<file path="design/flow/design.v">
`timescale 1ns / 1ps
module qtwosComp(
    input [N-2:0] a,
    output [2*N-1:0] b
    );
	reg [2*N-1:0] data;
	reg [2*N-1:0] flip;
	reg [2*N-1:0] out;
	parameter Q = 15;
	parameter N = 32;
	assign b = out;
	always @*
	begin
		data <= a;		 
	end
	always @*
	begin
		flip <= ~a;
	end
	always @*
	begin
		out <= flip + 1;
	end
endmodule
`timescale 1ns / 1ps
module qmult(
    input [N-1:0] a,
    input [N-1:0] b,
    output [N-1:0] c
    );
	wire [2*N-1:0] a_ext;
	wire [2*N-1:0] b_ext;
	wire [2*N-1:0] r_ext;
	reg [2*N-1:0] a_mult;
	reg [2*N-1:0] b_mult;
	reg [2*N-1:0] result;
	reg [N-1:0] retVal;
	parameter Q = 8;
	parameter N = 20;
	qtwosComp #(Q,N) comp_a (a[N-2:0], a_ext);
	qtwosComp #(Q,N) comp_b (b[N-2:0], b_ext);
	qtwosComp #(Q,N) comp_r (result[N-2+Q:Q], r_ext);
	assign c = retVal;
	always @*
	begin
		if(a[N-1] == 1)
			a_mult <= a_ext;
		else
			a_mult <= a;
		if(b[N-1] == 1)
			b_mult <= b_ext;
		else
			b_mult <= b;		
	end 
	always @*
	begin
		result <= a_mult * b_mult;
	end
	always @*
	begin		
		if((a[N-1] == 1 && b[N-1] == 0) || (a[N-1] == 0 && b[N-1] == 1)) begin
			retVal[N-1] <= 1;
			retVal[N-2:0] <= r_ext[N-2:0];
		end
		else begin
			retVal[N-1] <= 0;
			retVal[N-2:0] <= result[N-2+Q:Q];
		end
	end
endmodule
`timescale 1ns / 1ps
module qadd(
    input [N-1:0] a,
    input [N-1:0] b,
    output reg [N-1:0] c
    );
	parameter Q = 15;
	parameter N = 28;
reg [N-1:0] res;
always @* begin
    if ( res[N-2:0] == 0 )
        c = 0;
    else
        c = res;
end
always @*
begin
	if(a[N-1] == 1 && b[N-1] == 1) begin
		res[N-1] = 1;
		res[N-2:0] = a[N-2:0] + b[N-2:0];
	end
	else if(a[N-1] == 0 && b[N-1] == 0) begin
		res[N-1] = 0;
		res[N-2:0] = a[N-2:0] + b[N-2:0];
	end
	else if(a[N-1] == 0 && b[N-1] == 1) begin
		if(a[N-2:0] > b[N-2:0]) begin
			res[N-1] = 0;
			res[N-2:0] = a[N-2:0] - b[N-2:0];
		end
		else begin
			res[N-1] = 1;
		    res[N-2:0] = b[N-2:0] - a[N-2:0];
        end
	end
	else begin
        if(a[N-2:0] > b[N-2:0]) begin
            res[N-1] = 1;
            res[N-2:0] = a[N-2:0] - b[N-2:0];
        end
        else begin
            res[N-1] = 0;
            res[N-2:0] = b[N-2:0] - a[N-2:0];
        end
    end
end
endmodule
`timescale 1ns / 1ps
module negar(
    in,
    neg_in
    );
input logic [N-1:0] in;
output logic [N-1:0] neg_in;
parameter Q = 15;
parameter N = 28;    
logic [N-1:0] aux;
always_comb begin
    if ( in[N-1] == 1) begin
        neg_in[N-1] = 0; 
        neg_in[N-2:0] = in[N-2:0];
    end
    else begin
        neg_in[N-1] = 1;
        neg_in[N-2:0] = in[N-2:0];
    end
end
endmodule
`timescale 1ns / 1ps
module qdiv(
	input [N-1:0] dividend,
	input [N-1:0] divisor,
	input rst,
	input start,
	input clk,
	output reg [N-1:0] quotient_out,
	output complete
	);
	parameter Q = 8;
	parameter N = 20;
	reg [N-1:0] quotient;
	reg [N-1:0] dividend_copy;
	reg [2*(N-1)-1:0] divider_copy;
	reg [5:0] bitn; 
	reg done;
	always @* begin
	   if (dividend[N-2:0] == 0 )
	       quotient_out = 0;
       else
           quotient_out = quotient;
	end
	assign complete = done;
	always @( posedge clk ) 
	begin
		if( rst )
			done <= 1'b1;
		else if( done && start ) begin
			done <= 1'b0;
			bitn <= N+Q-2;
			quotient <= 0;
			dividend_copy <= {1'b0,dividend[N-2:0]};
			divider_copy[2*(N-1)-1] <= 0;
			divider_copy[2*(N-1)-2:N-2] <= divisor[N-2:0];
			divider_copy[N-3:0] <= 0;
			if((dividend[N-1] == 1 && divisor[N-1] == 0) || (dividend[N-1] == 0 && divisor[N-1] == 1))
				quotient[N-1] <= 1;
			else
				quotient[N-1] <= 0;
		end 
		else if(!done) begin
			if(dividend_copy >= divider_copy) begin
				dividend_copy <= dividend_copy - divider_copy;
				quotient[bitn] <= 1'b1;
			end
			divider_copy <= divider_copy >> 1;
			if(bitn == 0)
				done <= 1'b1;
			bitn <= bitn - 1;	
		end
	end
endmodule
`timescale 1ns / 1ps
module bits2temp1(
    clk,
    rst,
    start,
    yk,
    done,
    yT
    );
input wire clk;
input wire rst;
input wire start;
input wire [11:0] yk;
output reg done;
output reg [N-1:0] yT;
parameter Q = 15;
parameter N = 28;
localparam V = 163840;   
localparam inv_res_V = 40662109;  
localparam gain = 9863168;  
localparam c = 32932;  
localparam b = 6619300;   
localparam betha = 8511169;  
localparam dos = 65536;  
localparam S_IDLE = 3'd0;
localparam S_D1S  = 3'd1;
localparam S_D1W  = 3'd2;
localparam S_D2S  = 3'd3;
localparam S_D2W  = 3'd4;
localparam S_D3S  = 3'd5;
localparam S_D3W  = 3'd6;
reg [2:0] state;
reg [N-1:0] bits;
reg [N-1:0] Vg;
reg [N-1:0] gain_Vg;
wire st1 = (state == S_D1S);
wire st2 = (state == S_D2S);
wire st3 = (state == S_D3S);
wire done1, done2, done3;
wire [N-1:0] q_Vg;
qdiv #(Q,N) div_Vg (bits, inv_res_V, rst, st1, clk, q_Vg, done1);
wire [N-1:0] q_gain_Vg;
qdiv #(Q,N) div1 (gain, Vg, rst, st2, clk, q_gain_Vg, done2);
wire [N-1:0] V_gain_Vg;
qmult #(Q,N) mult1 (V, gain_Vg, V_gain_Vg);
wire [N-1:0] neg_V_gain_Vg;
negar #(Q,N) neg2 (V_gain_Vg,neg_V_gain_Vg);
wire [N-1:0] den;
qadd #(Q,N) sum1 ( neg_V_gain_Vg, c, den);
wire [N-1:0] num;
negar #(Q,N) neg1 (b,num);
wire [N-1:0]  aux1;
qdiv #(Q,N) div2 (num, den, rst, st3, clk, aux1, done3);
wire [N-1:0] t_o;
qmult #(Q,N) mult2 (betha, aux1, t_o);
always @(posedge clk) begin
    done <= 1'b0;
    if (rst) begin
        state <= S_IDLE;
    end
    else begin
        case (state)
        S_IDLE: if (start) begin
                    bits <= {1'b0, (yk == 0) ? 12'd1 : yk, {Q{1'b0}}};
                    state <= S_D1S;
                end
        S_D1S:  state <= S_D1W;
        S_D1W:  if (done1) begin
                    Vg <= q_Vg;
                    state <= S_D2S;
                end
        S_D2S:  state <= S_D2W;
        S_D2W:  if (done2) begin
                    gain_Vg <= q_gain_Vg;
                    state <= S_D3S;
                end
        S_D3S:  state <= S_D3W;
        S_D3W:  if (done3) begin
                    yT <= t_o;
                    done <= 1'b1;
                    state <= S_IDLE;
                end
        default: state <= S_IDLE;
        endcase
    end
end
endmodule
`timescale 1ns / 1ps
module lowpass_filter(
    clk,
    rst,
    start,
    yT,
    yT_filt
    );
input logic clk;
input logic rst;
input logic start;
input logic [N-1:0] yT;
output logic [N-1:0] yT_filt;
parameter Q = 15; 
parameter N = 28;
localparam offset = 0;
localparam neg_a1 = 64567; 
localparam a2 = 31813;
localparam a3 = 0; 
localparam a4 = 0;
localparam a5 = 0; 
localparam b0 = 4;
localparam b1 = 7;
localparam b2 = 4;
localparam b3 = 0;
localparam b4 = 0;
localparam b5 = 0;
logic [N-1:0] a1; 
negar #(Q,N) neg0 (neg_a1,a1);
logic [N-1:0] y0; 
logic [N-1:0] y1; 
logic [N-1:0] y2; 
logic [N-1:0] y3;
logic [N-1:0] y4; 
logic [N-1:0] y5;
logic [N-1:0] u1;  
logic [N-1:0] u2;  
logic [N-1:0] u3;  
logic [N-1:0] u4;  
logic [N-1:0] u5; 
always_ff @(posedge clk) begin
    if (rst) begin
        y5 <= 0;
        y4 <= 0;
        y3 <= 0;
        y2 <= 0;
        y1 <= 0;
        y0 <= 0;
        u5 <= 0;
        u4 <= 0;
        u3 <= 0;
        u2 <= 0;
        u1 <= 0;
    end
    else if (start) begin
        y5 <= y4;
        y4 <= y3;
        y3 <= y2;
        y2 <= y1; 
        y1 <= y0;
        y0 <= yT;
        u5 <= u4; 
        u4 <= u3; 
        u3 <= u2;
        u2 <= u1;
        u1 <=  u0 + offset;
    end
end
logic [N-1:0] yb0; 
qmult #(Q,N) multb0 (b0, y0, yb0);
logic [N-1:0] yb1; 
qmult #(Q,N) multb1 (b1, y1, yb1);
logic [N-1:0] yb2; 
qmult #(Q,N) multb2 (b2, y2, yb2);
logic [N-1:0] yb3; 
qmult #(Q,N) multb3 (b3, y3, yb3);
logic [N-1:0] yb4; 
qmult #(Q,N) multb4 (b4, y4, yb4);
logic [N-1:0] yb5; 
qmult #(Q,N) multb5 (b5, y5, yb5);
logic [N-1:0] auxb0;  
qadd #(Q,N) sumb0 (yb0, yb1, auxb0);
logic [N-1:0] auxb1;  
qadd #(Q,N) sumb1 (yb2, yb3, auxb1);
logic [N-1:0] auxb2;  
qadd #(Q,N) sumb2 (yb4, yb5, auxb2);
logic [N-1:0] auxb3;  
qadd #(Q,N) sumb3 (auxb0, auxb1, auxb3);
logic [N-1:0] yb;  
qadd #(Q,N) sumb (auxb2, auxb3, yb);
logic [N-1:0] ua1; 
qmult #(Q,N) multa1 (a1, u1, ua1);
logic [N-1:0] ua2; 
qmult #(Q,N) multa2 (a2, u2, ua2);
logic [N-1:0] ua3; 
qmult #(Q,N) multa3 (a3, u3, ua3);
logic [N-1:0] ua4; 
qmult #(Q,N) multa4 (a4, u4, ua4);
logic [N-1:0] ua5; 
qmult #(Q,N) multa5 (a5, u5, ua5);
logic [N-1:0] auxa1;  
qadd #(Q,N) suma1 (ua1, ua2, auxa1);
logic [N-1:0] auxa2;  
qadd #(Q,N) suma2 (ua3, ua4, auxa2);
logic [N-1:0] auxa3;  
qadd #(Q,N) suma3 (auxa1, auxa2, auxa3);
logic [N-1:0] ua;  
qadd #(Q,N) suma (auxa3, ua5, ua);
logic [N-1:0] ya; 
negar #(Q,N) nega (ua,ya);
logic [N-1:0] u0;  
qadd #(Q,N) sum_ab (yb, ya, u0);
always_ff @(posedge clk) begin
    yT_filt <= u0; 
end
endmodule
`timescale 1ns / 1ps
module pt100_temp (
    input  wire        clk,
    input  wire        rst,
    input  wire        in_valid,
    output wire        in_ready,
    input  wire [11:0] yk,
    output wire        out_valid,
    output wire [27:0] temp,
    output wire [27:0] temp_filt,
    output wire        alarm
    );
parameter Q = 15;
parameter N = 28;
localparam HT = 2457600;  
localparam T_IDLE = 2'd0;
localparam T_CONV = 2'd1;
localparam T_FILT = 2'd2;
localparam T_OUT  = 2'd3;
reg [1:0] tstate;
reg alarm_r;
wire conv_done;
wire [N-1:0] yT;
assign in_ready  = (tstate == T_IDLE);
assign out_valid = (tstate == T_OUT);
assign temp      = yT;
assign alarm     = alarm_r;
wire accept = in_valid && in_ready;
bits2temp1 #(Q,N) conv (
    .clk(clk), .rst(rst), .start(accept), .yk(yk), .done(conv_done), .yT(yT));
lowpass_filter #(Q,N) filt (
    .clk(clk), .rst(rst), .start(conv_done), .yT(yT), .yT_filt(temp_filt));
always @(posedge clk) begin
    if (conv_done)
        alarm_r <= (yT > HT);
end
always @(posedge clk) begin
    if (rst)
        tstate <= T_IDLE;
    else begin
        case (tstate)
        T_IDLE: if (accept) tstate <= T_CONV;
        T_CONV: if (conv_done) tstate <= T_FILT;
        T_FILT: tstate <= T_OUT;
        T_OUT:  tstate <= T_IDLE;
        endcase
    end
end
endmodule
</file>
<file path="design/flow/run.sh">
#!/bin/bash
# the make line also repeats each setting of config.mk as NAME=value (left out here)
make -C /OpenROAD-flow-scripts/flow DESIGN_CONFIG=/design/flow/config.mk WORK_HOME=/design/flow/orfs CLKGATE_MAP_FILE= finish
</file>
<file path="design/flow/config.mk">
export PLATFORM = sky130hd
export DESIGN_NAME = pt100_temp
export DESIGN_NICKNAME = pt100_temp
export VERILOG_FILES = /design/flow/design.v
export SDC_FILE = /design/flow/constraint.sdc
export NUM_CORES = 4
export LEC_CHECK = 0
export CAP_MARGIN = 5
export CORE_MARGIN = 2
export CORE_UTILIZATION = 25
export CTS_CLUSTER_DIAMETER = 28
export CTS_CLUSTER_SIZE = 60
export GPL_TIMING_DRIVEN = 1
export PLACE_DENSITY = 0.54
export SETUP_SLACK_MARGIN = -1.29
export SLEW_MARGIN = 40
export TNS_END_PERCENT = 10
</file>
<file path="design/flow/constraint.sdc">
create_clock -name core_clock -period 15.0 [get_ports {clk}]
set_input_delay 3.0000 -clock core_clock [delete_from_list [all_inputs] [get_ports {clk}]]
set_output_delay 3.0000 -clock core_clock [all_outputs]
set_load 0.01 [all_outputs]
</file>
==> reports/qor.yml, run 1 <==
final_layout:
  finalNetCount: 13200
  syn2layout_area_growth_pct: 32.3
  final_area_mm2: 0.110
  final_util_pct: 33.2
synth:
  synth_area_leader_cell: "ha_1"
  ys_top_logic_family: "adder cells"
  synth.cellmix.simpleShare_pct: 15.8
  mux_area_share_pct: 3.07
  synth_seq_share_pct: 20.4
  top_cell: "inv_1"
  ys_types: 114
  edf_count: 441
  syn_inst: 9671
  syn_area_mm2: 0.0835
  ys_cells: 9671
  synthXorXnorAreaFrac_pct: 6.72
  ff_type: "edfxtp_1"
  synth-async-reset-ratio_pct: 0
  yosysChipArea_mm2: 0.0835
  top_cell_area_share_pct: 16.3
  ys_warn_count: 25
  compound_area_share_pct: 15.1
  area_leaders: "ha_1 (16%), edfxtp_1 (16%), fa_1 (14%)"
  synthAdderAreaFrac_pct: 30.8
  synth-seq-cells: 628
  syn_avg_cell_area_um2: 8.63
  top_cells_by_count: "inv_1 (1422), ha_1 (1087), nor2_1 (893), a21oi_1 (605), fa_1 (603)"
drt:
  wl_met2_um: 119000
  viasPerCell: 4.55
  routed_wl_um: 250000
  vias: 72800
  ant_nets: 0
  dr_wl_met3_um: 8070
  wl_per_cell_um: 15.6
  drt_iter0_markers: 3895
  drt-met1-wl_um: 115000
  highest_layer: "met5"
  drc: 0
  dr.pass1.iters: 8
floorplan:
  io_pins: 74
  fp_util_pct: 25.1
  core_area_mm2: 0.333
  placementRows: 212
  die_area_mm2: 0.338
  die_x_um: 582
  chipHeight_um: 582
worst_setup_path:
  rrSetupSlack_ps: -2230
  slowest_stage: "fa_1"
  worstSetupEndpoint: "filt.u1[27]$_SDFFE_PP0P_"
  crit_family: "simple AND/OR/NAND/NOR gates"
  path_depth: 84
  timing.rr.end: "filt.u1[27]$_SDFFE_PP0P_"
  worstSetupPathType: "reg -> reg"
  r2r_start: "filt.u1[0]$_SDFFE_PP0P_"
  cp_common_cell: "o21ai_2"
  cp-start-kind: "flip-flop"
  critPathMaxStageDelay_ps: 540
  cp_max_fo: 5
  crit_buf_inv: 9
  crit_path_end_kind: "flip-flop"
  cp.arrival_ps: 17860
  ff2ff_path_depth: 84
  cp-startpoint: "filt.u1[0]$_SDFFE_PP0P_"
  cp.required_ps: 15630
clock_tree:
  clk_pin_slew_worst_paths_ps: 50
  cts_tree: "built"
  clk_latency_ps: 840
  cts_made_buffers: 157
  clk_path_buf_depth: 4
  cts_htree_levels: 4
  postCtsHoldBufs: 0
  cts_root_buf: "clkbuf_16"
  cts_sinks: 628
placed_design:
  port_buffers: 73
  gp_congestion: 0.936
  dpl_cell_area_mm2: 0.103
  hpwl_um: 207000
worst_hold_path:
  min_from: "conv.div1.quotient[3]$_SDFFCE_PP0P_"
  hold_path_end: "conv.gain_Vg[3]$_DFFE_PP_"
  hp-class: "reg -> reg"
  hold_depth: 0
global_routing:
  grt_pass1_wl_um: 401000
  grt_pass1_vias: 73400
  grt_max_degree: 110
  gr-total-overflow: 0
  antenna_found_initial: 4
  track_usage_pct: 14.6
power_and_ir_drop:
  p_sw_share_pct: 22.9
  combinationalPower_uw: 452
  pg_seq_uw: 1890
  ir_drop_mv: 0.0872
  power_density_mw_per_mm2: 52.4
  power_frac_clock_pct: 59.5
  p_leak_uw: 0.0531
  p_seq_share_pct: 32.7
  clock_power_uw: 3440
  intPower_uw: 4460
  p_comb_share_pct: 7.8
  power_leader: "the clock network"
  p_switching_uw: 1320
sta:
  finClkSkew_ps: 113
  drv_slew: 0
  fin_crit_ps: 17230
  max_slew_margin_pct: 44.9
  rsz0062_at_grt: "yes"
  fmax_mhz: 58.0
  setup_slack_ps: -2230
  worst_pin_slew_ps: 818
  min_period_over_period_pct: 115
  setup-violations-final: 54
  hold_viol_final: 0
flow_run:
  cap_violations: 0
  warning_count: 275
run_status:
  so.violations: "setup timing"
  outcome: "finished with violations"
## what timing repair did
| action | CTS | global route |
|---|---|---|
| setup endpoints to repair | 54 | 54 |
| hold endpoints to repair | 0 | 0 |
| setup buffers | 32 | 39 |
| gates resized | 86 | 176 |
| pin swaps | 47 | 85 |
| gates cloned | 1 | 2 |
## cell type report
type / instances / area [µm²]
Fill cell: 34700 / 223000
Multi-Input combinational cell: 7294 / 61700
Sequential cell: 628 / 17000
Timing Repair Buffer: 2008 / 15500
Tap cell: 4387 / 5490
Inverter: 1427 / 5360
Clock buffer: 187 / 4160
Clock inverter: 90 / 1180
Antenna cell: 2 / 5.00
## metrics by stage
step | setup slack [ps] | cells | TNS [ps] | power [µW] | hold slack (ps)
2_1_floorplan | -1420 | 9705 | -41760 | 2150 | 414
3_3_place_gp | -2520 | 15700 | -101970 | 2340 | 420
3_5_place_dp | -2630 | 15700 | -109350 | 2340 | 430
4_1_cts | -2050 | 16000 | -79610 | 5840 | 432
5_1_grt | -3080 | 16000 | -133160 | 5990 | 451
6_report | -2230 | 16000 | -89360 | 5780 | 434
## layer usage
metal,track usage [%],up-vias
li1,-,36700
met1,19.1,34600
met2,25.2,1163
met3,1.53,364
met4,4.12,2
met5,0,-
==> inputs of run 2 (changes only) <==
- CAP_MARGIN: 5 -> 20
- CORE_UTILIZATION: 25 -> 40
- CTS_CLUSTER_DIAMETER: 28 -> unset
- CTS_CLUSTER_SIZE: 60 -> unset
- GPL_TIMING_DRIVEN: 1 -> 0
- HOLD_SLACK_MARGIN: unset -> 0.28
- PLACE_DENSITY: 0.54 -> unset
- PLACE_DENSITY_LB_ADDON: unset -> 0.06
- SETUP_SLACK_MARGIN: -1.29 -> unset
- SLEW_MARGIN: 40 -> 10
- TNS_END_PERCENT: 10 -> 15
- clock period: 15.0 -> 13.7 ns (I/O delays scaled with it)
==> run 2 against run 1 <==
Critical path depth shrank 7. Worst hold slack gained 9.9 ps. Highest routed layer is now met4. Synthesized area stayed put. Clock skew decreased by 46 ps. Still fails the layout checks on setup timing. Register-to-register slack got worse by 2000 ps. Fmax is 4.0% lower. Combinational power up 4.9%. Cell count is 18% lower.
==> reports/qor.yml, run 2 <==
run_status:
  outcome: "finished with violations"
  so.violations: "setup timing"
sta:
  finClkSkew_ps: 67.6  # -45.7 ps
  drv_slew: 0  # unchanged
  setup-violations-final: 54  # unchanged
  max_slew_margin_pct: 21.8  # -23 points
  hold_viol_final: 0  # unchanged
  fin_crit_ps: 17940  # +717 ps
  setup_slack_ps: -4240  # -2020 ps
  fmax_mhz: 55.7  # -4.0%
  rsz0062_at_grt: "yes"
  worst_pin_slew_ps: 1170  # +347 ps
  min_period_over_period_pct: 131  # +16 points
  finalSetupTns_ps: -183180  # -93820 ps
  worst_hold_slack_ps: 444  # +9.88 ps
synth:
  synth_area_leader_cell: "ha_1"
  synthXorXnorAreaFrac_pct: 6.72  # unchanged
  compound_area_share_pct: 15.1  # unchanged
  ys_types: 114  # unchanged
  synthAdderAreaFrac_pct: 30.8  # unchanged
  top_cell_area_share_pct: 16.3  # unchanged
  syn_area_mm2: 0.0835  # unchanged
  mux_area_share_pct: 3.07  # unchanged
  edf_count: 441  # unchanged
  syn_avg_cell_area_um2: 8.63  # unchanged
  synth.cellmix.simpleShare_pct: 15.8  # unchanged
  top_cell: "inv_1"
  synth-seq-cells: 628  # unchanged
  synth_seq_share_pct: 20.4  # unchanged
  yosysChipArea_mm2: 0.0835  # unchanged
  synth-async-reset-ratio_pct: 0  # unchanged
  syn_inst: 9671  # unchanged
  top_cells_by_count: "inv_1 (1422), ha_1 (1087), nor2_1 (893), a21oi_1 (605), fa_1 (603)"
  ys_warn_count: 25  # unchanged
  ys_top_logic_family: "adder cells"
  ys_cells: 9671  # unchanged
  area_leaders: "ha_1 (16%), edfxtp_1 (16%), fa_1 (14%)"
  ff_type: "edfxtp_1"
clock_tree:
  clk_latency_ps: 740  # -100 ps
  clk_pin_slew_worst_paths_ps: 70  # +20 ps
  cts_sinks: 628  # unchanged
  cts_made_buffers: 77  # -51%
  cts_root_buf: "clkbuf_16"
  cts_tree: "built"
  clk_path_buf_depth: 3  # -1
  postCtsHoldBufs: 0  # unchanged
  cts_htree_levels: 3  # -1
worst_hold_path:
  min_from: "conv.div1.quotient[10]$_SDFFCE_PP0P_"
  hold_depth: 0  # unchanged
  hold_path_end: "conv.gain_Vg[10]$_DFFE_PP_"
  hp-class: "reg -> reg"
final_layout:
  comb_area_mm2: 0.0636  # +3.2%
  finalNetCount: 11900  # -9.9%
  syn2layout_area_growth_pct: 17.6
  final_util_pct: 47.4  # +14 points
  seq_area_mm2: 0.0170  # +0.14%
  final.fill_count: 20200  # -42%
worst_setup_path:
  cp-startpoint: "filt.u1[2]$_SDFFE_PP0P_"
  cp_max_fo: 6  # +1
  worstSetupPathType: "reg -> reg"
  crit_family: "simple AND/OR/NAND/NOR gates"
  worstSetupEndpoint: "filt.u1[27]$_SDFFE_PP0P_"
  cp-start-kind: "flip-flop"
  ff2ff_path_depth: 77  # -8.3%
  crit_buf_inv: 9  # unchanged
  timing.rr.end: "filt.u1[27]$_SDFFE_PP0P_"
  crit_path_end_kind: "flip-flop"
  cp.required_ps: 14270  # -1360 ps
  cp.arrival_ps: 18520  # +660 ps
  critPathMaxStageDelay_ps: 540  # about the same
  path_depth: 77  # -8.3%
  slowest_stage: "fa_1"
  r2r_start: "filt.u1[2]$_SDFFE_PP0P_"
  rrSetupSlack_ps: -4240  # -2020 ps
power_and_ir_drop:
  p_comb_share_pct: 10.2  # +2.4 points
  p_leak_uw: 0.0455  # -14%
  p_sw_share_pct: 26.0  # +3.1 points
  clock_power_uw: 2130  # -38%
  power_leader: "the clock network"
  intPower_uw: 3450  # -23%
  power_frac_clock_pct: 45.6  # -14 points
  pg_seq_uw: 2060  # +9%
  p_switching_uw: 1210  # -8.5%
  power_density_mw_per_mm2: 47.5  # -9.3%
  ir_drop_mv: 0.0884  # +1.4%
  combinationalPower_uw: 474  # +4.9%
  p_seq_share_pct: 44.2  # +12 points
placed_design:
  port_buffers: 72  # -1.4%
  hpwl_um: 214000  # +3.1%
  gp_congestion: 0.924  # -1.3%
  dp_slack_ps: -8520  # -5880 ps
global_routing:
  grt_pass1_wl_um: 412000  # +2.9%
  antenna_found_initial: 9  # +5
  grt_pass1_vias: 71100  # -3.1%
  gr-total-overflow: 0  # unchanged
  grt_max_degree: 52  # -53%
  track_usage_pct: 24.7  # +10 points
floorplan:
  core_area_mm2: 0.207  # -38%
  io_pins: 74  # unchanged
  fp_util_pct: 40.3  # +15 points
  chipHeight_um: 461  # -21%
  die_x_um: 461  # -21%
  placementRows: 167  # -21%
  die_area_mm2: 0.212  # -37%
drt:
  dr.pass1.iters: 6  # -2
  ant_nets: 0  # unchanged
  drc: 0  # unchanged
  drt_iter0_markers: 4260  # +9.4%
  wl_per_cell_um: 20.2  # +29%
  routed_wl_um: 263000  # +5.3%
  viasPerCell: 5.39  # +19%
  vias: 70500  # -3.3%
flow_run:
  cap_violations: 0  # unchanged
  warning_count: 274  # -0.36%
==> run 2: area by class of cell <==
cell class,instances,area share (%)
multi-input combinational,7294,64.8
sequential,628,17.3
inverter,1427,5.47
timing repair buffer,454,4.27
tap,2788,3.55
clock buffer,93,2.05
buffer,328,1.86
clock inverter,49,0.607
antenna,5,0.0127
==> run 2: timing repair <==
item / CTS / global route
setup endpoints to repair: 54 / 54
pin swaps: 157 / 181
gates resized: 524 / 250
gates cloned: 1 / 0
setup buffers: 223 / 118
==> run 2: layer usage <==
metal,GRT usage [%],vias to the layer above,part of all wire [%]
met5,0,-,0
met2,42.2,1592,47
met3,2.21,321,4.1
met1,33.5,34500,46
li1,-,34100,-
met4,6.01,0,2.7
==> run 2: metrics by stage <==
stage	area, µm²	power, µW	cells
finish	98200	4660	13100
global route	98200	4820	13100
CTS	96100	4690	13000
detailed placement	89300	2500	12600
global placement	88400	2490	12600
floorplan	84200	2350	9705
==> inputs of run 3 (changes only) <==
- CAP_MARGIN: 20 -> 40
- CORE_ASPECT_RATIO: unset -> 0.5
- CORE_UTILIZATION: 40 -> 72
- CTS_CLUSTER_DIAMETER: unset -> 285
- CTS_CLUSTER_SIZE: unset -> 97
- GPL_TIMING_DRIVEN: 0 -> unset
- PLACE_DENSITY: unset -> 0.4
- PLACE_DENSITY_LB_ADDON: 0.06 -> unset
- SETUP_SLACK_MARGIN: unset -> 1.48
- SLEW_MARGIN: 10 -> 20
- TNS_END_PERCENT: 15 -> 20
- clock period: 13.7 -> 15.3 ns (I/O delays scaled with it)
==> run 3 against run 2 <==
The run now fails in global routing (5_1_grt). Synthesized cell count unchanged. Synthesized area unchanged. Die size decreased by 44%.
==> reports/qor.yml, run 3 <==
floorplan:
  die_x_um: 485  # +5.4%
  io_pins: 74  # unchanged
  core_area_mm2: 0.115  # -44%
  chipHeight_um: 245  # -47%
  fp_util_pct: 72.5  # +32 points
  placementRows: 88  # -47%
  die_area_mm2: 0.119  # -44%
synth:
  ys_top_logic_family: "adder cells"
  syn_area_mm2: 0.0835  # unchanged
  synthAdderAreaFrac_pct: 30.8  # unchanged
  edf_count: 441  # unchanged
  compound_area_share_pct: 15.1  # unchanged
  area_leaders: "ha_1 (16%), edfxtp_1 (16%), fa_1 (14%)"
  synth_area_leader_cell: "ha_1"
  synth_seq_share_pct: 20.4  # unchanged
  ys_cells: 9671  # unchanged
  ff_type: "edfxtp_1"
  yosysChipArea_mm2: 0.0835  # unchanged
  synthXorXnorAreaFrac_pct: 6.72  # unchanged
  syn_inst: 9671  # unchanged
  synth.cellmix.simpleShare_pct: 15.8  # unchanged
  ys_warn_count: 25  # unchanged
  top_cell: "inv_1"
  mux_area_share_pct: 3.07  # unchanged
  synth-async-reset-ratio_pct: 0  # unchanged
  synth-seq-cells: 628  # unchanged
  syn_avg_cell_area_um2: 8.63  # unchanged
  top_cell_area_share_pct: 16.3  # unchanged
  ys_types: 114  # unchanged
  top_cells_by_count: "inv_1 (1422), ha_1 (1087), nor2_1 (893), a21oi_1 (605), fa_1 (603)"
placed_design:
  port_buffers: 73  # +1.4%
  gp_congestion: 1.04  # +13%
  hpwl_um: 232000  # +8.7%
run_status:
  error: "[ERROR GRT-0116] Global routing finished with congestion. Check the congestion regions in the DRC Viewer."
  outcome: "aborted with a tool error"
  stop_stage: "global routing (5_1_grt)"
clock_tree:
  cts_root_buf: "clkbuf_16"
  cts_made_buffers: 10  # -87%
  clk_path_buf_depth: 3  # unchanged
  cts_sinks: 628  # unchanged
  cts_htree_levels: 1  # -2
global_routing:
  track_usage_pct: 63.4
  gr-total-overflow: 11
run 3: layer usage:
layer / global-route usage (%) / overflow
met1: 66.5 / 0
met2: 85.0 / 0
met3: 41.5 / 7
met4: 54.9 / 4
met5: 22.4 / 0
run 3: timing repair:
action / 4_1_cts
pin swaps: 176
gates cloned: 3
resized: 297
setup buffers: 94
hold buffers: 0
setup endpoints to repair: 54
run 3: per-stage QoR:
| stage | hold WS [ps] | setup WS [ps] | std cells | cell area (µm²) | util, % |
|---|---|---|---|---|---|
| floorplan | 414 | -1120 | 9705 | 84200 | - |
| global placement | 429 | -1820 | 12700 | 98700 | 85.7 |
| detailed placement | 439 | -2510 | 12700 | 98900 | 85.8 |
| CTS | 473 | -1360 | 12800 | 101000 | 88.1 |
==> inputs of run 4 (changes only) <==
- ABC_AREA: unset -> 1
- CAP_MARGIN: 40 -> 20
- CORE_ASPECT_RATIO: 0.5 -> unset
- CORE_UTILIZATION: 72 -> 69
- CTS_CLUSTER_DIAMETER: 285 -> 170
- CTS_CLUSTER_SIZE: 97 -> unset
- GPL_ROUTABILITY_DRIVEN: unset -> 1
- HOLD_SLACK_MARGIN: 0.28 -> unset
- MAX_ROUTING_LAYER: unset -> met4
- MIN_ROUTING_LAYER: unset -> met1
- PLACE_DENSITY: 0.4 -> unset
- PLACE_DENSITY_LB_ADDON: unset -> 0.18
- SETUP_SLACK_MARGIN: 1.48 -> 0.26
- SLEW_MARGIN: 20 -> 35
- TNS_END_PERCENT: 20 -> unset
- clock period: 15.3 -> 14.7 ns (I/O delays scaled with it)
==> run 4 against run 3 <==
The run again fails in global routing (5_1_grt). Synthesized area rose by 4.5%. Die size rose by 8.8%. Synthesized cell count rose by 23%.
==> reports/qor.yml, run 4 <==
floorplan:
  die_area_mm2: 0.129  # +8.8%
  die_x_um: 360  # -26%
  io_pins: 74  # unchanged
  fp_util_pct: 69.5  # -3.0 points
  chipHeight_um: 360  # +47%
  core_area_mm2: 0.126  # +9.0%
  placementRows: 130  # +48%
synth:
  ys_top_logic_family: "adder cells"
  synth-async-reset-ratio_pct: 0  # unchanged
  top_cell: "nand2_1"
  compound_area_share_pct: 10.9  # -4.2 points
  synth-seq-cells: 628  # unchanged
  ys_warn_count: 25  # unchanged
  synth_seq_share_pct: 19.5  # -0.88 points
  top_cell_area_share_pct: 15.6  # -0.71 points
  syn_area_mm2: 0.0872  # +4.5%
  area_leaders: "ha_1 (16%), edfxtp_1 (15%), fa_1 (14%)"
  syn_inst: 11900  # +23%
  synth.cellmix.simpleShare_pct: 22.4  # +6.5 points
  edf_count: 441  # unchanged
  ys_cells: 11900  # +23%
  synthAdderAreaFrac_pct: 29.4  # -1.3 points
  yosysChipArea_mm2: 0.0872  # +4.5%
  ff_type: "edfxtp_1"
  mux_area_share_pct: 0.115  # -3.0 points
  synthXorXnorAreaFrac_pct: 6.07  # -0.64 points
  top_cells_by_count: "nand2_1 (2410), inv_1 (2362), ha_1 (1087), nor2_1 (1048), a21oi_1 (782)"
  ys_types: 70  # -39%
  synth_area_leader_cell: "ha_1"
  syn_avg_cell_area_um2: 7.33  # -15%
placed_design:
  gp_congestion: 1.11  # +6.9%
  hpwl_um: 246000  # +5.7%
  dp_cells: 14500  # +14%
  port_buffers: 73  # unchanged
clock_tree:
  clk_path_buf_depth: 3  # unchanged
  cts_sinks: 628  # unchanged
  cts_htree_levels: 3  # +2
  cts_made_buffers: 66  # +56
  postCtsHoldBufs: 0  # unchanged
  cts_root_buf: "clkbuf_16"
global_routing:
  gr-total-overflow: 25
  track_usage_pct: 59.4
run_status:
  outcome: "aborted with a tool error"
  error: "[ERROR GRT-0116] Global routing finished with congestion. Check the congestion regions in the DRC Viewer."
  stop_stage: "global routing (5_1_grt)"
-- run 4: through the flow --
| stage | setup TNS (ps) | worst slack, ps | hold WS, ps | total power [µW] | area, µm² |
|---|---|---|---|---|---|
| floorplan | 0 | 280 | 388 | 2440 | 87400 |
| global placement | -10500 | -753 | 401 | 2880 | 97600 |
| detailed placement | -55300 | -1560 | 441 | 2900 | 97600 |
| CTS | -219 | -113 | 445 | 4700 | 103000 |
-- run 4: metal layers --
| layer | global-route usage, % | overflow |
|---|---|---|
| met1 | 60.0 | 0 |
| met2 | 84.3 | 9 |
| met3 | 30.4 | 11 |
| met4 | 52.1 | 5 |
| met5 | - | - |
-- run 4: timing repair --
action                     4_1_cts
pin swaps                      184
cloned                           5
setup endpoints to repair       54
buffers inserted               124
gates resized                  380
==> inputs of run 5 (changes only) <==
- ABC_AREA: 1 -> unset
- CORE_UTILIZATION: 69 -> 40
- CTS_CLUSTER_DIAMETER: 170 -> unset
- GPL_ROUTABILITY_DRIVEN: 1 -> unset
- MAX_ROUTING_LAYER: met4 -> unset
- MIN_ROUTING_LAYER: met1 -> unset
- PLACE_DENSITY: unset -> 0.6
- PLACE_DENSITY_LB_ADDON: 0.18 -> unset
- SETUP_SLACK_MARGIN: 0.26 -> 0.67
- SLEW_MARGIN: 35 -> 20
- clock period: 14.7 -> 22.1 ns (I/O delays scaled with it)
==> run 5 against run 4 <==
Now clean on timing, DRC and antenna. Synthesized area is 4.3% lower. Die size increased by 64%. Synthesized cell count is 19% lower.
==> reports/qor.yml, run 5 <==
run_status:
  outcome: "timing/DRC/antenna clean"
clock_tree:
  postCtsHoldBufs: 0  # unchanged
  cts_tree: "built"
  cts_root_buf: "clkbuf_16"
  clk_latency_ps: 740
  clk_pin_slew_worst_paths_ps: 60
  cts_sinks: 628  # unchanged
  clk_path_buf_depth: 3  # unchanged
  cts_made_buffers: 77  # +17%
  cts_htree_levels: 3  # unchanged
worst_setup_path:
  cp.required_ps: 22700
  cp_common_cell: "o21ai_0"
  cp-start-kind: "flip-flop"
  crit_buf_inv: 6
  cp_max_fo: 17
  path_depth: 82
  timing.rr.end: "filt.u1[27]$_SDFFE_PP0P_"
  r2r_start: "filt.u1[0]$_SDFFE_PP0P_"
  worstSetupEndpoint: "filt.u1[27]$_SDFFE_PP0P_"
  critPathMaxStageDelay_ps: 550
  ff2ff_path_depth: 82
  crit_family: "AND-OR/OR-AND gates"
  slowest_stage: "or4_1"
  worstSetupPathType: "reg -> reg"
  cp.arrival_ps: 20820
  rrSetupSlack_ps: 1880
  crit_path_end_kind: "flip-flop"
  cp-startpoint: "filt.u1[0]$_SDFFE_PP0P_"
synth:
  compound_area_share_pct: 15.1  # +4.2 points
  yosysChipArea_mm2: 0.0835  # -4.3%
  synth_area_leader_cell: "ha_1"
  synth.cellmix.simpleShare_pct: 15.8  # -6.5 points
  synth-seq-cells: 628  # unchanged
  mux_area_share_pct: 3.07  # +3.0 points
  top_cell_area_share_pct: 16.3  # +0.71 points
  synthXorXnorAreaFrac_pct: 6.72  # +0.64 points
  area_leaders: "ha_1 (16%), edfxtp_1 (16%), fa_1 (14%)"
  syn_avg_cell_area_um2: 8.63  # +18%
  ff_type: "edfxtp_1"
  ys_top_logic_family: "adder cells"
  synth-async-reset-ratio_pct: 0  # unchanged
  synth_seq_share_pct: 20.4  # +0.88 points
  edf_count: 441  # unchanged
  syn_area_mm2: 0.0835  # -4.3%
  top_cell: "inv_1"
  ys_warn_count: 25  # unchanged
  ys_cells: 9671  # -19%
  syn_inst: 9671  # -19%
  top_cells_by_count: "inv_1 (1422), ha_1 (1087), nor2_1 (893), a21oi_1 (605), fa_1 (603)"
  synthAdderAreaFrac_pct: 30.8  # +1.3 points
  ys_types: 114  # +63%
sta:
  worst_hold_slack_ps: 448
  rsz0062_at_grt: "no"
  setup-violations-final: 0
  setup_slack_ps: 1880
  fmax_mhz: 49.5
  fin_crit_ps: 20220
  finalSetupTns_ps: 0
  hold_viol_final: 0
  min_period_over_period_pct: 91.5
  drv_slew: 0
  finClkSkew_ps: 46.4
  worst_pin_slew_ps: 1110
  max_slew_margin_pct: 25.2
power_and_ir_drop:
  intPower_uw: 2090
  combinationalPower_uw: 233
  p_seq_share_pct: 45.4
  power_density_mw_per_mm2: 31.3
  ir_drop_mv: 0.0650
  pg_seq_uw: 1280
  power_frac_clock_pct: 46.3
  p_switching_uw: 733
  power_leader: "the clock network"
  clock_power_uw: 1310
  p_leak_uw: 0.0423
  p_comb_share_pct: 8.3
  p_sw_share_pct: 26.0
floorplan:
  die_area_mm2: 0.212  # +64%
  die_x_um: 461  # +28%
  placementRows: 167  # +28%
  chipHeight_um: 461  # +28%
  io_pins: 74  # unchanged
  core_area_mm2: 0.207  # +65%
  fp_util_pct: 40.3  # -29 points
flow_run:
  cap_violations: 0
  warning_count: 272
drt:
  dr.pass1.iters: 7
  drt_iter0_markers: 5167
  ant_nets: 0
  drc: 0
  vias: 68100
  antenna_cells: 0
  routed_wl_um: 236000
  viasPerCell: 5.46
  wl_per_cell_um: 18.9
worst_hold_path:
  hold_depth: 1
  hp-class: "reg -> reg"
  hold_path_end: "conv.state[2]$_DFF_P_"
  min_from: "conv.state[2]$_DFF_P_"
placed_design:
  gp_congestion: 0.946  # -15%
  dp_slack_ps: 1150  # +2710 ps
  hpwl_um: 190000  # -23%
  port_buffers: 73  # unchanged
final_layout:
  comb_area_mm2: 0.0601
  final.fill_count: 20600
  syn2layout_area_growth_pct: 7.95
  seq_area_mm2: 0.0170
  finalNetCount: 11300
global_routing:
  grt_pass1_wl_um: 377000
  track_usage_pct: 22.1
  gr-total-overflow: 0
  antenna_found_initial: 4
  grt_max_degree: 108
  grt_pass1_vias: 66900
-- run 5: cell type report --
| cell class | count | share of cell area (%) |
|---|---|---|
| clock inverter | 43 | 0.585 |
| sequential | 628 | 18.9 |
| timing repair buffer | 190 | 1.80 |
| multi-input combinational | 7294 | 66.7 |
| inverter | 1427 | 5.95 |
| clock buffer | 100 | 2.27 |
| tap | 2788 | 3.87 |
-- run 5: what timing repair did --
action / 4_1_cts / 5_1_grt
setup endpoints to repair: 0 / 54
setup buffers: 0 / 14
gates resized: 0 / 21
-- run 5: routing by layer --
layer  GRT usage [%]  wire length, µm  vias up  part of all wire, %
met2            36.3           108000     1717                   46
met5               0               20        -               0.0085
met1            30.6           109000    33200                   46
met3            2.64            11700      306                  5.0
li1                -                -    32900                    -
met4            5.67             6430        4                  2.7
-- run 5: per-stage QoR --
stage          std cells  utilization (%)  total power (µW)  instance area, µm²
2_1_floorplan       9705                -              1460               83600
3_3_place_gp       12300             42.1              1530               87300
3_5_place_dp       12300             42.1              1530               87300
4_1_cts            12500             43.4              2860               89900
5_1_grt            12500             43.5              2930               90100
6_report           12500             43.5              2820               90100
==> inputs of run 6 (changes only) <==
- ABC_AREA: unset -> 1
- CORE_ASPECT_RATIO: unset -> 1.51
- CORE_UTILIZATION: 40 -> 72
- CTS_CLUSTER_DIAMETER: unset -> 222
- CTS_CLUSTER_SIZE: unset -> 72
- GPL_ROUTABILITY_DRIVEN: unset -> 1
- MAX_ROUTING_LAYER: unset -> met4
- MIN_ROUTING_LAYER: unset -> met1
- PLACE_DENSITY: 0.6 -> unset
- PLACE_DENSITY_LB_ADDON: unset -> 0.01
- SETUP_SLACK_MARGIN: 0.67 -> -0.01
- SLEW_MARGIN: 20 -> 35
- clock period: 22.1 -> 14.7 ns (I/O delays scaled with it)
==> run 6 against run 5 <==
The flow now stops in global routing (5_1_grt). Synthesized area grew 4.5%. Die size is 42% lower. Synthesized cell count rose by 23%.
==> reports/qor.yml, run 6 <==
run_status:
  outcome: "aborted with a tool error"
  stop_stage: "global routing (5_1_grt)"
  error: "[ERROR GRT-0116] Global routing finished with congestion. Check the congestion regions in the DRC Viewer."
synth:
  syn_inst: 11900  # +23%
  top_cell: "nand2_1"
  synth-async-reset-ratio_pct: 0  # unchanged
  top_cells_by_count: "nand2_1 (2410), inv_1 (2362), ha_1 (1087), nor2_1 (1048), a21oi_1 (782)"
  synth-seq-cells: 628  # unchanged
  mux_area_share_pct: 0.115  # -3.0 points
  synthAdderAreaFrac_pct: 29.4  # -1.3 points
  synth.cellmix.simpleShare_pct: 22.4  # +6.5 points
  synthXorXnorAreaFrac_pct: 6.07  # -0.64 points
  synth_area_leader_cell: "ha_1"
  ys_warn_count: 25  # unchanged
  ys_top_logic_family: "adder cells"
  synth_seq_share_pct: 19.5  # -0.88 points
  syn_avg_cell_area_um2: 7.33  # -15%
  top_cell_area_share_pct: 15.6  # -0.71 points
  area_leaders: "ha_1 (16%), edfxtp_1 (15%), fa_1 (14%)"
  ys_cells: 11900  # +23%
  syn_area_mm2: 0.0872  # +4.5%
  yosysChipArea_mm2: 0.0872  # +4.5%
  edf_count: 441  # unchanged
  ys_types: 70  # -39%
  compound_area_share_pct: 10.9  # -4.2 points
  ff_type: "edfxtp_1"
placed_design:
  dp_cells: 14600  # +19%
  hpwl_um: 255000  # +34%
  dp_slack_ps: -1530  # -2690 ps
  dpl_cell_area_mm2: 0.0989  # +13%
  port_buffers: 73  # unchanged
  gp_congestion: 1.22  # +29%
floorplan:
  chipHeight_um: 432  # -6.3%
  die_x_um: 287  # -38%
  core_area_mm2: 0.120  # -42%
  placementRows: 156  # -6.6%
  io_pins: 74  # unchanged
  fp_util_pct: 72.7  # +32 points
  die_area_mm2: 0.124  # -42%
global_routing:
  gr-total-overflow: 68
  track_usage_pct: 64.1
clock_tree:
  cts_made_buffers: 13  # -83%
  cts_htree_levels: 1  # -2
  clk_path_buf_depth: 3  # unchanged
  cts_root_buf: "clkbuf_16"
  postCtsHoldBufs: 0  # unchanged
  cts_sinks: 628  # unchanged
## run 6: repair_timing
item | 4_1_cts
pin swaps | 172
buffers inserted | 89
gates cloned | 6
resized | 289
setup endpoints to repair | 54
## run 6: metrics by stage
step	util (%)	setup TNS [ps]	power, µW
3_3_place_gp	82.3	-35740	2820
3_5_place_dp	82.4	-58370	2850
2_1_floorplan	-	-0.254	2440
4_1_cts	84.4	-268	3560
## run 6: per-layer routing
| metal | GRT overflow | GRT usage (%) |
|---|---|---|
| met1 | 1 | 60.5 |
| met2 | 29 | 88.3 |
| met3 | 3 | 37.4 |
| met4 | 35 | 63.7 |
| met5 | - | - |
==> inputs of run 7 (changes only) <==
- ABC_AREA: 1 -> unset
- CORE_ASPECT_RATIO: 1.51 -> unset
- CORE_UTILIZATION: 72 -> 40
- CTS_CLUSTER_DIAMETER: 222 -> unset
- CTS_CLUSTER_SIZE: 72 -> unset
- GPL_ROUTABILITY_DRIVEN: 1 -> unset
- MAX_ROUTING_LAYER: met4 -> unset
- MIN_ROUTING_LAYER: met1 -> unset
- PLACE_DENSITY: unset -> 0.6
- PLACE_DENSITY_LB_ADDON: 0.01 -> unset
- SETUP_SLACK_MARGIN: -0.01 -> unset
- SLEW_MARGIN: 35 -> 20
- clock period: 14.7 -> 24.0 ns (I/O delays scaled with it)
==> run 7 against run 6 <==
Now clean on timing, DRC and antenna. Die size rose by 71%. Synthesized area fell by 4.3%. Synthesized cell count fell by 19%.
==> reports/qor.yml, run 7 <==
clock_tree:
  cts_root_buf: "clkbuf_16"
  clk_latency_ps: 740
  postCtsHoldBufs: 0  # unchanged
  cts_htree_levels: 3  # +2
  clk_path_buf_depth: 3  # unchanged
  clk_pin_slew_worst_paths_ps: 70
  cts_sinks: 628  # unchanged
  post_cts_resized: 0  # -100%
  cts_tree: "built"
  cts_made_buffers: 76  # +63
  post-cts-setup-buffer-count: 0  # -100%
run_status:
  outcome: "timing/DRC/antenna clean"
global_routing:
  antenna_found_initial: 4
  gr-total-overflow: 0
  grt_pass1_wl_um: 373000
  busiest_layer: "met2"
  grt_util_met3_pct: 2.32
  grt_max_degree: 91
  track_usage_pct: 21.8
  grt_util_met1_pct: 30.4
  grt_pass1_vias: 67400
  grt_use_met2_pct: 35.7
floorplan:
  core_area_mm2: 0.207  # +73%
  placementRows: 167  # +7.1%
  die_area_mm2: 0.212  # +71%
  die_x_um: 461  # +60%
  fp_util_pct: 40.3  # -32 points
  io_pins: 74  # unchanged
  chipHeight_um: 461  # +6.7%
synth:
  synth-async-reset-ratio_pct: 0  # unchanged
  top_cells_by_count: "inv_1 (1422), ha_1 (1087), nor2_1 (893), a21oi_1 (605), fa_1 (603)"
  ys_warn_count: 25  # unchanged
  top_cell_area_share_pct: 16.3  # +0.71 points
  area_leaders: "ha_1 (16%), edfxtp_1 (16%), fa_1 (14%)"
  synthXorXnorAreaFrac_pct: 6.72  # +0.64 points
  yosysChipArea_mm2: 0.0835  # -4.3%
  ys_types: 114  # +63%
  compound_area_share_pct: 15.1  # +4.2 points
  synth-seq-cells: 628  # unchanged
  syn_area_mm2: 0.0835  # -4.3%
  ys_top_logic_family: "adder cells"
  ys_cells: 9671  # -19%
  synthAdderAreaFrac_pct: 30.8  # +1.3 points
  synth_seq_share_pct: 20.4  # +0.88 points
  syn_avg_cell_area_um2: 8.63  # +18%
  ff_type: "edfxtp_1"
  syn_inst: 9671  # -19%
  synth.cellmix.simpleShare_pct: 15.8  # -6.5 points
  top_cell: "inv_1"
  synth_area_leader_cell: "ha_1"
  edf_count: 441  # unchanged
  mux_area_share_pct: 3.07  # +3.0 points
placed_design:
  hpwl_um: 188000  # -26%
  dp_cells: 12300  # -16%
  dpl_cell_area_mm2: 0.0872  # -12%
  port_buffers: 73  # unchanged
  gp_congestion: 0.953  # -22%
sta:
  finalSetupTns_ps: 0
  setup-violations-final: 0
  min_period_over_period_pct: 89.9
  finClkSkew_ps: 72.4
  hold_viol_final: 0
  rsz0062_at_grt: "no"
  worst_pin_slew_ps: 1090
  fin_crit_ps: 21570
  max_slew_margin_pct: 26.7
  drv_slew: 0
  fmax_mhz: 46.4
power_and_ir_drop:
  clock_power_uw: 1260
  p_comb_share_pct: 7.8
  intPower_uw: 1980
  power_frac_clock_pct: 47.5
  power_density_mw_per_mm2: 29.4
  pg_seq_uw: 1180
  ir_drop_mv: 0.0552
  power_leader: "the clock network"
  combinationalPower_uw: 207
  p_leak_uw: 0.0422
  p_sw_share_pct: 25.0
  p_seq_share_pct: 44.6
  p_switching_uw: 659
drt:
  vias: 67700
  wl_per_cell_um: 18.7
  dr.pass1.iters: 6
  drt_iter0_markers: 5203
  routed_wl_um: 232000
  drc: 0
  viasPerCell: 5.45
  ant_nets: 0
worst_setup_path:
  worstSetupPathType: "reg -> reg"
  path_depth: 80
  rrSetupSlack_ps: 2430
  cp.arrival_ps: 22150
  ff2ff_path_depth: 80
  crit_buf_inv: 4
  slowest_stage: "o21ai_4"
  cp_max_fo: 27
  crit_family: "AND-OR/OR-AND gates"
  cp.required_ps: 24580
  crit_path_end_kind: "flip-flop"
  cp-startpoint: "filt.u1[0]$_SDFFE_PP0P_"
  worstSetupEndpoint: "filt.u1[27]$_SDFFE_PP0P_"
  r2r_start: "filt.u1[0]$_SDFFE_PP0P_"
  critPathMaxStageDelay_ps: 720
  cp-start-kind: "flip-flop"
  cp_common_cell: "o21ai_0"
  timing.rr.end: "filt.u1[27]$_SDFFE_PP0P_"
worst_hold_path:
  hp-class: "reg -> reg"
  hold_depth: 0
  min_from: "conv.div1.quotient[21]$_SDFFCE_PP0P_"
  hold_path_end: "conv.gain_Vg[21]$_DFFE_PP_"
final_layout:
  finalNetCount: 11300
  syn2layout_area_growth_pct: 7.76
  final_area_mm2: 0.0899
  stdcell_count: 12400
flow_run:
  cap_violations: 0
  warning_count: 271
run 7: through the flow:
stage / hold slack [ps] / power [µW] / worst slack, ps / util (%)
after floorplan: 414 / 1340 / 5320 / -
after global placement: 429 / 1400 / 3310 / 42.0
after detailed placement: 436 / 1410 / 2820 / 42.1
after CTS: 444 / 2680 / 2770 / 43.4
after global routing: 459 / 2740 / 808 / 43.4
final: 440 / 2640 / 2430 / 43.4
run 7: area by class of cell:
class                   count  area [µm²]
diodes                      3        7.51
clock buffers              96        2080
clock inverters            42         663
fillers                 20500      117000
inverters                1427        5360
multi-input cells        7294       60000
flip-flops and latches    628       17000
well taps                2788        3490
repair buffers            157        1360
run 7: metal layers:
layer | share of wire (%) | vias to the layer above
met3 | 4.8 | 320
li1 | - | 32800
met5 | 0 | -
met4 | 3.0 | 0
met1 | 46 | 32900
met2 | 46 | 1669
==> inputs of run 8 (changes only) <==
- CORE_UTILIZATION: 40 -> 72
- CTS_CLUSTER_DIAMETER: unset -> 285
- CTS_CLUSTER_SIZE: unset -> 97
- HOLD_SLACK_MARGIN: unset -> -0.05
- PLACE_DENSITY: 0.6 -> 0.4
- SETUP_SLACK_MARGIN: unset -> 2.52
- TNS_END_PERCENT: unset -> 20
- clock period: 24.0 -> 15.3 ns (I/O delays scaled with it)
==> run 8 against run 7 <==
The flow now stops in global routing (5_1_grt). Die size shrank 44%. Synthesized cell count unchanged. Synthesized area is the same.
==> reports/qor.yml, run 8 <==
run_status:
  error: "[ERROR GRT-0232] Routing congestion too high. Check the congestion heatmap in the GUI."
  stop_stage: "global routing (5_1_grt)"
  outcome: "aborted with a tool error"
synth:
  synth-seq-cells: 628  # unchanged
  yosysChipArea_mm2: 0.0835  # unchanged
  synth-async-reset-ratio_pct: 0  # unchanged
  syn_avg_cell_area_um2: 8.63  # unchanged
  synthAdderAreaFrac_pct: 30.8  # unchanged
  ff_type: "edfxtp_1"
  top_cell: "inv_1"
  synth_area_leader_cell: "ha_1"
  ys_cells: 9671  # unchanged
  top_cells_by_count: "inv_1 (1422), ha_1 (1087), nor2_1 (893), a21oi_1 (605), fa_1 (603)"
  ys_warn_count: 25  # unchanged
  mux_area_share_pct: 3.07  # unchanged
  syn_inst: 9671  # unchanged
  ys_top_logic_family: "adder cells"
  compound_area_share_pct: 15.1  # unchanged
  synthXorXnorAreaFrac_pct: 6.72  # unchanged
  synth_seq_share_pct: 20.4  # unchanged
  top_cell_area_share_pct: 16.3  # unchanged
  area_leaders: "ha_1 (16%), edfxtp_1 (16%), fa_1 (14%)"
  synth.cellmix.simpleShare_pct: 15.8  # unchanged
  ys_types: 114  # unchanged
  syn_area_mm2: 0.0835  # unchanged
  edf_count: 441  # unchanged
clock_tree:
  cts_made_buffers: 10  # -87%
  cts_htree_levels: 1  # -2
  clk_path_buf_depth: 3  # unchanged
  cts_sinks: 628  # unchanged
  cts_root_buf: "clkbuf_16"
placed_design:
  dpl_cell_area_mm2: 0.0993  # +14%
  port_buffers: 73  # unchanged
  hpwl_um: 241000  # +28%
  gp_congestion: 1.07  # +12%
floorplan:
  io_pins: 74  # unchanged
  chipHeight_um: 344  # -25%
  die_x_um: 344  # -25%
  fp_util_pct: 72.8  # +33 points
  core_area_mm2: 0.115  # -45%
  placementRows: 124  # -26%
  die_area_mm2: 0.119  # -44%
global_routing:
  gr-total-overflow: 65
  track_usage_pct: 68.3
-- run 8: metal layers --
| metal | GRT overflow | GRT usage, % |
|---|---|---|
| met1 | 5 | 68.4 |
| met2 | 40 | 89.6 |
| met4 | 17 | 62.2 |
| met5 | 0 | 27.8 |
| met3 | 3 | 49.2 |
-- run 8: what timing repair did --
| action | CTS |
|---|---|
| buffers inserted | 86 |
| setup endpoints to repair | 54 |
| resized | 184 |
| hold buffers | 0 |
| cloned | 2 |
| pin swaps | 122 |
-- run 8: per-stage QoR --
stage / util (%) / std cells / hold WS, ps / setup slack [ps] / total power [µW]
CTS: 88.2 / 12900 / 443 / -1920 / 2910
detailed placement: 86.6 / 12800 / 437 / -2730 / 2300
global placement: 86.6 / 12800 / 428 / -2140 / 2280
floorplan: - / 9705 / 414 / -1120 / 2110
==> inputs of run 9 (changes only) <==
- ABC_AREA: unset -> 0
- CAP_MARGIN: 20 -> 5
- CELL_PAD_IN_SITES_DETAIL_PLACEMENT: unset -> 2
- CORE_MARGIN: 2 -> 10
- CORE_UTILIZATION: 72 -> 38
- CTS_CLUSTER_DIAMETER: 285 -> unset
- CTS_CLUSTER_SIZE: 97 -> unset
- GPL_ROUTABILITY_DRIVEN: unset -> 1
- GPL_TIMING_DRIVEN: unset -> 1
- HOLD_SLACK_MARGIN: -0.05 -> -0.01
- PLACE_DENSITY: 0.4 -> unset
- PLACE_DENSITY_LB_ADDON: unset -> 0.07
- SETUP_SLACK_MARGIN: 2.52 -> 1.07
- SLEW_MARGIN: 20 -> 10
- TNS_END_PERCENT: 20 -> 15
- clock period: 15.3 -> 13.7 ns (I/O delays scaled with it)
==> run 9 against run 8 <==
The layout now fails its checks (setup timing). Synthesized area unchanged. Synthesized cell count unchanged. Die size increased by 100%.
==> reports/qor.yml, run 9 <==
sta:
  fin_crit_ps: 20700
  setup_slack_ps: -7000
  max_slew_margin_pct: 11.4
  fmax_mhz: 48.3
  finClkSkew_ps: 83.9
  drv_slew: 0
  rsz0062_at_grt: "yes"
  hold_viol_final: 0
  setup-violations-final: 54
  worst_pin_slew_ps: 1320
  min_period_over_period_pct: 151
synth:
  ys_cells: 9671  # unchanged
  syn_area_mm2: 0.0835  # unchanged
  edf_count: 441  # unchanged
  mux_area_share_pct: 3.07  # unchanged
  ys_warn_count: 25  # unchanged
  ys_top_logic_family: "adder cells"
  syn_inst: 9671  # unchanged
  synth_seq_share_pct: 20.4  # unchanged
  top_cells_by_count: "inv_1 (1422), ha_1 (1087), nor2_1 (893), a21oi_1 (605), fa_1 (603)"
  ys_types: 114  # unchanged
  synth-async-reset-ratio_pct: 0  # unchanged
  synth.cellmix.simpleShare_pct: 15.8  # unchanged
  top_cell: "inv_1"
  top_cell_area_share_pct: 16.3  # unchanged
  synthXorXnorAreaFrac_pct: 6.72  # unchanged
  synth-seq-cells: 628  # unchanged
  compound_area_share_pct: 15.1  # unchanged
  syn_avg_cell_area_um2: 8.63  # unchanged
  synth_area_leader_cell: "ha_1"
  ff_type: "edfxtp_1"
  yosysChipArea_mm2: 0.0835  # unchanged
  area_leaders: "ha_1 (16%), edfxtp_1 (16%), fa_1 (14%)"
  synthAdderAreaFrac_pct: 30.8  # unchanged
drt:
  viasPerCell: 6.12
  dr.pass1.iters: 8
  routed_wl_um: 475000
  vias: 89500
  ant_nets: 0
  wl_per_cell_um: 32.5
  drt_iter0_markers: 7105
  drt-met1-wl_um: 168000
  highest_layer: "met5"
  dr_wl_met3_um: 30200
  wl_met2_um: 233000
  drc: 0
power_and_ir_drop:
  p_sw_share_pct: 28.8
  p_switching_uw: 1410
  p_comb_share_pct: 13.1
  ir_drop_mv: 0.108
  power_frac_clock_pct: 44.7
  clock_power_uw: 2200
  combinationalPower_uw: 646
  pg_seq_uw: 2070
  power_leader: "the clock network"
  power_density_mw_per_mm2: 44.9
  p_seq_share_pct: 42.1
  intPower_uw: 3500
  p_leak_uw: 0.0534
flow_run:
  warning_count: 275
  cap_violations: 0
worst_setup_path:
  cp.required_ps: 14370
  cp-startpoint: "filt.u1[1]$_SDFFE_PP0P_"
  cp-start-kind: "flip-flop"
  worstSetupEndpoint: "filt.u1[27]$_SDFFE_PP0P_"
  r2r_start: "filt.u1[1]$_SDFFE_PP0P_"
  worstSetupPathType: "reg -> reg"
  ff2ff_path_depth: 81
  path_depth: 81
  rrSetupSlack_ps: -7000
  cp_common_cell: "buf_4"
  timing.rr.end: "filt.u1[27]$_SDFFE_PP0P_"
  critPathMaxStageDelay_ps: 610
  crit_family: "AND-OR/OR-AND gates"
  cp_max_fo: 8
  crit_buf_inv: 17
  crit_path_end_kind: "flip-flop"
  cp.arrival_ps: 21370
  slowest_stage: "fa_1"
global_routing:
  grt_max_degree: 93
  grt_pass1_vias: 99900
  track_usage_pct: 33.8
  antenna_found_initial: 17
  gr-total-overflow: 0
  grt_pass1_wl_um: 632000
worst_hold_path:
  hold_path_end: "conv.gain_Vg[2]$_DFFE_PP_"
  min_from: "conv.div1.quotient[2]$_SDFFCE_PP0P_"
  hp-class: "reg -> reg"
  hold_depth: 0
run_status:
  so.violations: "setup timing"
  outcome: "finished with violations"
placed_design:
  dp_cells: 14300  # +12%
  gp_congestion: 0.912  # -15%
  port_buffers: 73  # unchanged
  dpl_cell_area_mm2: 0.102  # +2.9%
  hpwl_um: 296000  # +23%
clock_tree:
  clk_pin_slew_worst_paths_ps: 60
  clk_path_buf_depth: 3  # unchanged
  cts_made_buffers: 77  # +67
  clk_latency_ps: 780
  postCtsHoldBufs: 0  # unchanged
  cts_tree: "built"
  cts_root_buf: "clkbuf_16"
  cts_htree_levels: 3  # +2
  cts_sinks: 628  # unchanged
floorplan:
  fp_util_pct: 38.3  # -34 points
  die_x_um: 489  # +42%
  io_pins: 74  # unchanged
  placementRows: 171  # +38%
  chipHeight_um: 489  # +42%
  core_area_mm2: 0.218  # +90%
  die_area_mm2: 0.239  # +100%
final_layout:
  finalNetCount: 13400
  seq_area_mm2: 0.0170
  final.fill_count: 23300
  comb_area_mm2: 0.0631
  syn2layout_area_growth_pct: 30.9
  stdcell_count: 14600
  final_area_mm2: 0.109
-- run 9: per-layer routing --
metal / GRT usage [%] / vias to the layer above
met2: 62.1 / 4528
li1: - / 36900
met3: 5.30 / 2556
met1: 36.5 / 45500
met5: 0 / -
met4: 19.7 / 16
-- run 9: through the flow --
step | power (µW) | util [%] | worst slack, ps | hold WS [ps] | TNS (ps)
floorplan | 2350 | - | -2720 | 414 | -111910
global placement | 2570 | 46.9 | -4290 | 425 | -196790
CTS | 4800 | 49.1 | -4170 | 439 | -190050
detailed placement | 2600 | 46.9 | -5560 | 442 | -254340
global route | 5020 | 50.2 | -7240 | 456 | -338210
finish | 4910 | 50.2 | -7000 | 428 | -325460
-- run 9: area by class of cell --
class | count | share of cell area (%)
inverters | 1427 | 4.91
diodes | 9 | 0.0206
flip-flops and latches | 628 | 15.6
well taps | 2854 | 3.27
clock buffers | 97 | 1.86
clock inverters | 45 | 0.488
multi-input cells | 7294 | 57.8
repair buffers | 2264 | 16.1
-- run 9: what timing repair did --
| action | 4_1_cts | 5_1_grt |
|---|---|---|
| setup buffers | 100 | 89 |
| pin swaps | 117 | 126 |
| resized | 299 | 310 |
| setup endpoints to repair | 54 | 54 |
| gates cloned | 1 | 1 |
==> inputs of run 10 (changes only) <==
- ABC_AREA: 0 -> 1
- CAP_MARGIN: 5 -> 20
- CORE_MARGIN: 10 -> 9
==> run 10 against run 9 <==
Synthesized cell count increased by 23%. The flow now stops in clock tree synthesis (4_1_cts). Synthesized area increased by 4.5%. Die size increased by 3.5%.
==> reports/qor.yml, run 10 <==
synth:
  synth_seq_share_pct: 19.5  # -0.88 points
  ys_cells: 11900  # +23%
  area_leaders: "ha_1 (16%), edfxtp_1 (15%), fa_1 (14%)"
  edf_count: 441  # unchanged
  top_cell: "nand2_1"
  compound_area_share_pct: 10.9  # -4.2 points
  top_cells_by_count: "nand2_1 (2410), inv_1 (2362), ha_1 (1087), nor2_1 (1048), a21oi_1 (782)"
  ys_top_logic_family: "adder cells"
  top_cell_area_share_pct: 15.6  # -0.71 points
  ys_warn_count: 25  # unchanged
  yosysChipArea_mm2: 0.0872  # +4.5%
  ys_types: 70  # -39%
  syn_avg_cell_area_um2: 7.33  # -15%
  mux_area_share_pct: 0.115  # -3.0 points
  synth.cellmix.simpleShare_pct: 22.4  # +6.5 points
  ff_type: "edfxtp_1"
  syn_area_mm2: 0.0872  # +4.5%
  synth-async-reset-ratio_pct: 0  # unchanged
  synth-seq-cells: 628  # unchanged
  synthXorXnorAreaFrac_pct: 6.07  # -0.64 points
  syn_inst: 11900  # +23%
  synth_area_leader_cell: "ha_1"
  synthAdderAreaFrac_pct: 29.4  # -1.3 points
run_status:
  stop_stage: "clock tree synthesis (4_1_cts)"
  error: "[ERROR DPL-0033] detailed placement checks failed during check placement."
  outcome: "aborted with a tool error"
placed_design:
  hpwl_um: 381000  # +28%
  dp_slack_ps: -3860  # +1700 ps
  dp_cells: 16900  # +18%
  port_buffers: 73  # unchanged
  gp_congestion: 0.976  # +7.0%
floorplan:
  die_area_mm2: 0.247  # +3.5%
  chipHeight_um: 497  # +1.7%
  core_area_mm2: 0.228  # +4.7%
  io_pins: 74  # unchanged
  die_x_um: 497  # +1.7%
  placementRows: 175  # +2.3%
  fp_util_pct: 38.3  # -0.047 points
run 10: stage by stage:
stage / cell area [µm²] / hold slack, ps
floorplan: 88100 / 388
global placement: 108000 / 412
detailed placement: 108000 / 438
Power and IR drop assume default switching activity.
